## run 1
==> flow/design.v <==
`timescale 1 ns / 1 ns
module FM_demodulator
          (
           clk,
           reset,
           clk_enable,
           inp_I,
           inp_Q,
           out_fm
          );
  input   clk;
  input   reset;
  input   clk_enable;
  input   signed [38:0] inp_I;   
  input   signed [38:0] inp_Q;   
  output  [12:0] out_fm;   
  wire enb;
  reg signed [38:0] Delay1_out1;   
  reg signed [38:0] Delay2_out1;   
  reg signed [38:0] Delay4_out1;   
  wire signed [31:0] Sum4_sub_cast;   
  wire signed [31:0] Sum4_sub_cast_1;   
  wire signed [31:0] Sum4_sub_temp;   
  wire signed [29:0] Sum4_out1;   
  wire signed [68:0] Product_mul_temp;   
  wire signed [32:0] Product_out1;   
  reg signed [38:0] Delay3_out1;   
  wire signed [30:0] Sum3_sub_cast;   
  wire signed [30:0] Sum3_sub_cast_1;   
  wire signed [30:0] Sum3_sub_temp;   
  wire signed [28:0] Sum3_out1;   
  wire signed [67:0] Product2_mul_temp;   
  wire signed [32:0] Product2_out1;   
  wire signed [31:0] Sum5_sub_cast;   
  wire signed [31:0] Sum5_sub_cast_1;   
  wire signed [31:0] Sum5_sub_temp;   
  wire [12:0] OUTPUT_rsvd;   
  reg [12:0] OUTPUT_rsvdreg;
  assign enb = clk_enable;
  always @(posedge clk or posedge reset)
    begin : Delay1_process
      if (reset == 1'b1) begin
        Delay1_out1 <= 39'sh0000000000;
      end
      else begin
        if (enb) begin
          Delay1_out1 <= inp_I;
        end
      end
    end
  always @(posedge clk or posedge reset)
    begin : Delay2_process
      if (reset == 1'b1) begin
        Delay2_out1 <= 39'sh0000000000;
      end
      else begin
        if (enb) begin
          Delay2_out1 <= inp_Q;
        end
      end
    end
  always @(posedge clk or posedge reset)
    begin : Delay4_process
      if (reset == 1'b1) begin
        Delay4_out1 <= 39'sh0000000000;
      end
      else begin
        if (enb) begin
          Delay4_out1 <= Delay2_out1;
        end
      end
    end
  assign Sum4_sub_cast = inp_Q[38:7];
  assign Sum4_sub_cast_1 = Delay4_out1[38:7];
  assign Sum4_sub_temp = Sum4_sub_cast - Sum4_sub_cast_1;
  assign Sum4_out1 = Sum4_sub_temp[29:0];
  assign Product_mul_temp = Delay1_out1 * Sum4_out1;
  assign Product_out1 = Product_mul_temp[66:34];
  always @(posedge clk or posedge reset)
    begin : Delay3_process
      if (reset == 1'b1) begin
        Delay3_out1 <= 39'sh0000000000;
      end
      else begin
        if (enb) begin
          Delay3_out1 <= Delay1_out1;
        end
      end
    end
  assign Sum3_sub_cast = inp_I[38:8];
  assign Sum3_sub_cast_1 = Delay3_out1[38:8];
  assign Sum3_sub_temp = Sum3_sub_cast - Sum3_sub_cast_1;
  assign Sum3_out1 = Sum3_sub_temp[28:0];
  assign Product2_mul_temp = Sum3_out1 * Delay2_out1;
  assign Product2_out1 = Product2_mul_temp[65:33];
  assign Sum5_sub_cast = {Product_out1[32], Product_out1[32:2]};
  assign Sum5_sub_cast_1 = {Product2_out1[32], Product2_out1[32:2]};
  assign Sum5_sub_temp = Sum5_sub_cast - Sum5_sub_cast_1;
  assign OUTPUT_rsvd = Sum5_sub_temp[29:17];
always @(posedge clk)
    begin : OUTPUT_rsvdreg_process    
        if (enb) begin
          OUTPUT_rsvdreg <= OUTPUT_rsvd;
       end
    end
  assign out_fm = OUTPUT_rsvdreg;
endmodule   
export LEC_CHECK = 0
export ABC_AREA = 0
export CAP_MARGIN = 20
export CORE_ASPECT_RATIO = 0.5
export CORE_MARGIN = 2
export CORE_UTILIZATION = 72
export CTS_CLUSTER_DIAMETER = 367
export CTS_CLUSTER_SIZE = 99
export PLACE_DENSITY = 0.38
export SLEW_MARGIN = 20
export TNS_END_PERCENT = 5
create_clock -name core_clock -period 13.4 [get_ports {clk}]
run.sh (not shown) runs the stock make flow with config.mk's settings and CLKGATE_MAP_FILE=.
Although run 1 finished all stages, its layout failed final checks on setup timing.
> inputs changed (run 1 -> run 2)
- CTS_CLUSTER_SIZE no longer set, was 99
- TNS_END_PERCENT no longer set, was 5
- CTS_CLUSTER_DIAMETER no longer set, was 367
- ABC_AREA no longer set, was 0
- CORE_UTILIZATION now 40, was 72
- CORE_ASPECT_RATIO no longer set, was 0.5
- PLACE_DENSITY no longer set, was 0.38
- the clock period (ns, I/O delays scaled along) now 25.0, was 13.4
==> results <==
Compared with run 1, run 2 shows a lower number of non-clock buffers. Routed wire in run 2 totals more than in run 1. On final area, run 1 loses to run 2. Both conditions hold for run 2: the flow ran to the end and the final layout passed the timing, DRC and antenna checks. Count of instances resized after the clock tree is built was lower in the run labelled run 2. Relative to run 1, the via count measured on run 2 has decreased by a few percent. In the reports for run 2 and run 1, the larger number of antenna violations at the first check in global routing belongs to run 2. Going from run 1 to run 2, total of endpoints with negative setup slack in the final report down 13; minimum hold slack dropped 4.7 ps. Run 1 has a higher critical path depth than run 2.
diff inputs: run 2 => run 3
- putting CORE_ASPECT_RATIO at 1.48 where nothing was set
- putting CTS_CLUSTER_DIAMETER at 331 where nothing was set
- swapping 20 for 25 in SLEW_MARGIN
- swapping 20 for 30 in CAP_MARGIN
- putting TNS_END_PERCENT at 15 where nothing was set
- swapping 2 for 10 in CORE_MARGIN
- putting CTS_CLUSTER_SIZE at 100 where nothing was set
- putting PLACE_DENSITY_LB_ADDON at 0.3 where nothing was set
--- outcome ---
Run 3 vs run 2, first element of the critical path: inp_I[14] vs inp_Q[7]
Run 2 -> run 3: fraction of area in clock buffers and inverters flat
The lower number of stages on the worst setup path came out of run 3.
Delta (run 3 minus run 2): number of non-clock buffers climbed 6, number of fill cells dropped about 0.55%, layout overhead on the synthesized area barely changed, antenna diode instance count climbed 3, global-route wire length before repair climbed about 1.2%.
Against run 2, met2 wirelength from detailed routing in run 3 rose by more than 10%.
From run 2 to run 3 the numbers moved as follows: via total after detailed routing has increased, endpoint required time on the critical path closely matched the old numbers, total core area now sits at about the same level.
#### Input delta (run 4 over run 3)
- SETUP_SLACK_MARGIN: unset -> -1.69
- SLEW_MARGIN: 25 -> 20
- CAP_MARGIN: 30 -> 20
- PLACE_DENSITY_LB_ADDON: 0.3 -> unset
- TNS_END_PERCENT: 15 -> unset
- CTS_CLUSTER_DIAMETER: 331 -> unset
- CORE_MARGIN: 10 -> 3
- CTS_CLUSTER_SIZE: 100 -> unset
- CORE_ASPECT_RATIO: 1.48 -> unset
Results
Run 4 finished every step from synthesis to the final layout, and the layout passed the timing, DRC and antenna checks.
[diff] total core area, run 4 relative to run 3: improvement
Diff run 4 and run 3: utilization lower in run 3
Number of antenna diodes: higher on run 3
In the reports for run 4 and run 3, the larger setup slack belongs to run 4.
Portion of the clock cycle consumed by the worst path in the final layout: run 4 vs run 3 down 0.24 points
Inputs modified between run 4 and run 5:
- putting PLACE_DENSITY_LB_ADDON at 0.3 where nothing was set
- swapping 20 for 0 in CAP_MARGIN
- putting CORE_ASPECT_RATIO at 0.5 where nothing was set
- swapping 3 for 10 in CORE_MARGIN
- swapping -1.69 for 0.87 in SETUP_SLACK_MARGIN
- swapping 20 for 30 in SLEW_MARGIN
- putting CTS_CLUSTER_DIAMETER at 331 where nothing was set
- putting CTS_CLUSTER_SIZE at 100 where nothing was set
- putting TNS_END_PERCENT at 15 where nothing was set
### Flow results
Post-route worst setup slack: run 5 > run 4. The final instance count without filler cells on run 4 is in line with that on run 5. Re number of slew-limit violations in the final report: no difference whatsoever between run 5 and run 4. Any difference in period utilization between run 4 and run 5 is small enough to ignore. Looking at post-detailed-route wirelength per cell, run 5 sits 0.66% below run 4. For the fill cell total of the finished layout, run 5 came in about 0.5% lower than run 4 did. Run 5 against run 4: number of antenna violations at the first check in global routing now smaller; non-clock buffer count moved up; met3 routed wirelength saw an increase.

* * *

Starts from the design.v that is shown in full above.
make LEC_CHECK=0 CAP_MARGIN=20 CORE_MARGIN=2 CORE_UTILIZATION=63 SLEW_MARGIN=20 finish   # period 24.5 ns
Change:
CORE_UTILIZATION = 40   (was 63)
clock period = 23.5 ns   (was 24.5 ns; I/O delays follow)
After rerunning:
- The new run passed the timing, DRC and antenna checks
- wire length is higher by a few percent
- setup slack gets worse by 0.45 ns
- die area is higher by well over a third
- utilization is lower by 23 points
- clock-buffer cell count does not change
- design area is higher slightly

* * *

Starts from the design.v that is shown in full above.
Settings: LEC_CHECK=0, CAP_MARGIN=20, CELL_PAD_IN_SITES_GLOBAL_PLACEMENT=3, CORE_MARGIN=2, CORE_UTILIZATION=40, GPL_ROUTABILITY_DRIVEN=0, GPL_TIMING_DRIVEN=0, HOLD_SLACK_MARGIN=0.18, MAX_ROUTING_LAYER=met5, PLACE_DENSITY_LB_ADDON=0.13, SETUP_SLACK_MARGIN=2.01, SLEW_MARGIN=10; clock period 25.0 ns.
Change:
CELL_PAD_IN_SITES_DETAIL_PLACEMENT = 1   (was default)
CORE_UTILIZATION = 21   (was 40)
CTS_CLUSTER_DIAMETER = 284   (was default)
GPL_TIMING_DRIVEN = 1   (was 0)
MIN_ROUTING_LAYER = met2   (was default)
SETUP_SLACK_MARGIN = default   (was 2.01)
Result:
- The new run completed without violations
- sequential share of layout area shrinks by 0.12 points
- die size rose by 90%
- routed wire length grows by 11%
- setup slack is better by 750 ps
- utilization went down by 20 points
- cell count rose by 18%
- clock skew went up by 24 ps
- cell area increases by 3.2%
- count of clock-buffer cells in the layout increases by 4
Change:
CAP_MARGIN = 30   (was 20)
CELL_PAD_IN_SITES_DETAIL_PLACEMENT = default   (was 1)
CELL_PAD_IN_SITES_GLOBAL_PLACEMENT = default   (was 3)
CORE_ASPECT_RATIO = 0.5   (was default)
CORE_MARGIN = 10   (was 2)
CORE_UTILIZATION = 40   (was 21)
CTS_CLUSTER_DIAMETER = 331   (was 284)
CTS_CLUSTER_SIZE = 100   (was default)
GPL_ROUTABILITY_DRIVEN = default   (was 0)
GPL_TIMING_DRIVEN = default   (was 1)
HOLD_SLACK_MARGIN = default   (was 0.18)
MAX_ROUTING_LAYER = default   (was met5)
MIN_ROUTING_LAYER = default   (was met2)
PLACE_DENSITY = 0.69   (was default)
PLACE_DENSITY_LB_ADDON = default   (was 0.13)
SETUP_SLACK_MARGIN = -1.26   (was default)
SLEW_MARGIN = 30   (was 10)
TNS_END_PERCENT = 15   (was default)
Routed wire length fell by about 30%.
Via count fell by about 25%.
Setup slack is better by 960 ps.
Synthesized cell count is unchanged.
Core utilization rose by 20 points.
Synthesized area stays the same.
First-iteration DRC count fell by 32%.
Die size fell by 43%.
Register-to-register slack is better by 1000 ps.
Change:
CAP_MARGIN = 20   (was 30)
CELL_PAD_IN_SITES_DETAIL_PLACEMENT = 2   (was default)
CELL_PAD_IN_SITES_GLOBAL_PLACEMENT = 2   (was default)
CORE_ASPECT_RATIO = 0.63   (was 0.5)
CORE_MARGIN = 3   (was 10)
CTS_CLUSTER_DIAMETER = default   (was 331)
CTS_CLUSTER_SIZE = 69   (was 100)
GPL_ROUTABILITY_DRIVEN = 0   (was default)
GPL_TIMING_DRIVEN = 0   (was default)
PLACE_DENSITY = default   (was 0.69)
SETUP_SLACK_MARGIN = -1.69   (was -1.26)
SLEW_MARGIN = 20   (was 30)
TNS_END_PERCENT = default   (was 15)
Result:
- The new run went through all stages and came out clean
- critical path depth rose by 4
- wire length rose by 50%
- die size fell by 6.2%
- clock skew rose by 10 ps

* * *

== rev 12 ==
RTL: the design.v shown in full above, as it stands there.
clock: 20.6 ns
lec_check: 0
cap_margin: 20
core_margin: 2
core_utilization: 65
cts_cluster_diameter: 215
slew_margin: 20
Input changes introduced in rev 13 (baseline for comparison: rev 12):
-- flow/config.mk --
<<< rev 12, line 9
export CORE_MARGIN = 2
export CORE_UTILIZATION = 65
export CTS_CLUSTER_DIAMETER = 215
export SLEW_MARGIN = 20
>>> rev 13, line 9
export CORE_MARGIN = 2
export CORE_UTILIZATION = 72
export CTS_CLUSTER_DIAMETER = 397
export PLACE_DENSITY = 0.42
export SLEW_MARGIN = 20
==> flow/constraint.sdc <==
create_clock -name core_clock -period 11.7 [get_ports {clk}]
set_input_delay 2.3400 -clock core_clock [delete_from_list [all_inputs] [get_ports {clk}]]
set_output_delay 2.3400 -clock core_clock [all_outputs]
set_load 0.01 [all_outputs]
Results
Rev 13 had finished all stages when the layout checks came back failing, citing negative setup slack.
Per the comparison of rev 13 with rev 12, die size dropped about 10%; depth of the worst register-to-register path rose 6; worst hold slack after final layout picked up an extra 0.011 ns.
Biggest fanout along the worst timing path: rev 13 vs rev 12 down 10
Changes observed in rev 13 relative to rev 12: overall routed net length moved down; clock tree buffer count of the final layout moved up; non-clock buffer count moved up.

* * *

Setup of violet:
Starts from the design.v that is shown in full above.
clock: 25.0 ns
lec_check: 0
cap_margin: 30
core_aspect_ratio: 0.5
core_margin: 10
core_utilization: 60
cts_cluster_diameter: 331
cts_cluster_size: 100
place_density_lb_addon: 0.3
setup_slack_margin: -1.48
slew_margin: 30
tns_end_percent: 15
Inputs modified between violet and raven:
- changing SLEW_MARGIN from 30 to 20
- changing SETUP_SLACK_MARGIN from -1.48 to -1.69
- changing CORE_MARGIN from 10 to 3
- removing PLACE_DENSITY_LB_ADDON (formerly 0.3)
- changing CORE_ASPECT_RATIO from 0.5 to 0.63
- changing CAP_MARGIN from 30 to 20
- removing TNS_END_PERCENT (formerly 15)
- changing CTS_CLUSTER_SIZE from 100 to 69
- setting GPL_TIMING_DRIVEN to 0 for the first time
- removing CTS_CLUSTER_DIAMETER (formerly 331)
- changing CORE_UTILIZATION from 60 to 40
## What came out
raven finished every step from synthesis to the final layout, and the layout passed the timing, DRC and antenna checks. When raven is set beside violet, its number of DRC violations after detailed-routing iteration 0 turns out to be about 37% larger. Average routed wire per standard cell: lower on violet. Going from violet to raven, post-place setup slack shrinks by 3.26 ns. In the metrics for raven and violet, the one carrying the higher worst setup slack is violet.
What cedar does differently from raven at the input level:
- CORE_MARGIN now 10, was 3
- PLACE_DENSITY_LB_ADDON now 0.3, previously not set
- SETUP_SLACK_MARGIN no longer set, was -1.69
- TNS_END_PERCENT now 15, previously not set
- CORE_ASPECT_RATIO no longer set, was 0.63
- CTS_CLUSTER_DIAMETER now 331, previously not set
- SLEW_MARGIN now 30, was 20
- CTS_CLUSTER_SIZE now 100, was 69
- GPL_TIMING_DRIVEN no longer set, was 0
Findings:
- raven → cedar: post-synthesis cell count neither gained nor lost much; average wire per standard cell saw a decrease.
- Re total routing usage reported by global routing: cedar is 7.4 points down on raven.
- Most crowded layer after global routing = met2: cedar; most crowded layer after global routing = met1: raven
- Diff raven -> cedar: area added between synthesis and finish fell by 0.61 points, maximum frequency saw an increase.
- Compared with raven, cedar shows a lower total wirelength of the detailed-routed design.
- On minimum setup slack in the final design, cedar does better than raven.
diff inputs: cedar => onyx
- GPL_TIMING_DRIVEN now 0, previously not set
- SETUP_SLACK_MARGIN now -1.69, previously not set
- CTS_CLUSTER_SIZE now 69, was 100
- MAX_ROUTING_LAYER now met5, previously not set
- PLACE_DENSITY_LB_ADDON now 0.17, was 0.3
- CELL_PAD_IN_SITES_DETAIL_PLACEMENT now 2, previously not set
- CTS_CLUSTER_DIAMETER no longer set, was 331
- CORE_MARGIN now 3, was 10
- SLEW_MARGIN now 20, was 30
- TNS_END_PERCENT now 95, was 15
- CORE_ASPECT_RATIO now 0.63, previously not set
- MIN_ROUTING_LAYER now met2, previously not set
- CELL_PAD_IN_SITES_GLOBAL_PLACEMENT now 2, previously not set
- GPL_ROUTABILITY_DRIVEN now 0, previously not set
### Flow results
onyx did not finish: a tool error stopped it during global routing (5_1_grt).
Compared to cedar, onyx has buffer levels on the longest clock path 1 higher.
Going from cedar to onyx, chip area decreased 5.7%; post-CTS setup buffer count flat; total CTS buffers higher.
Looking at onyx and cedar, the cell area after technology mapping is a wash.
Die extent in x on onyx is up relative to cedar.
Relative to cedar, row count has gone down in onyx.
Setup slack at placement on onyx is behind cedar.
onyx ends up with a core utilization at floorplan that is 0.40 points higher than in cedar.
Comparing cedar against onyx, there is no change at all in synthesis area per yosys.
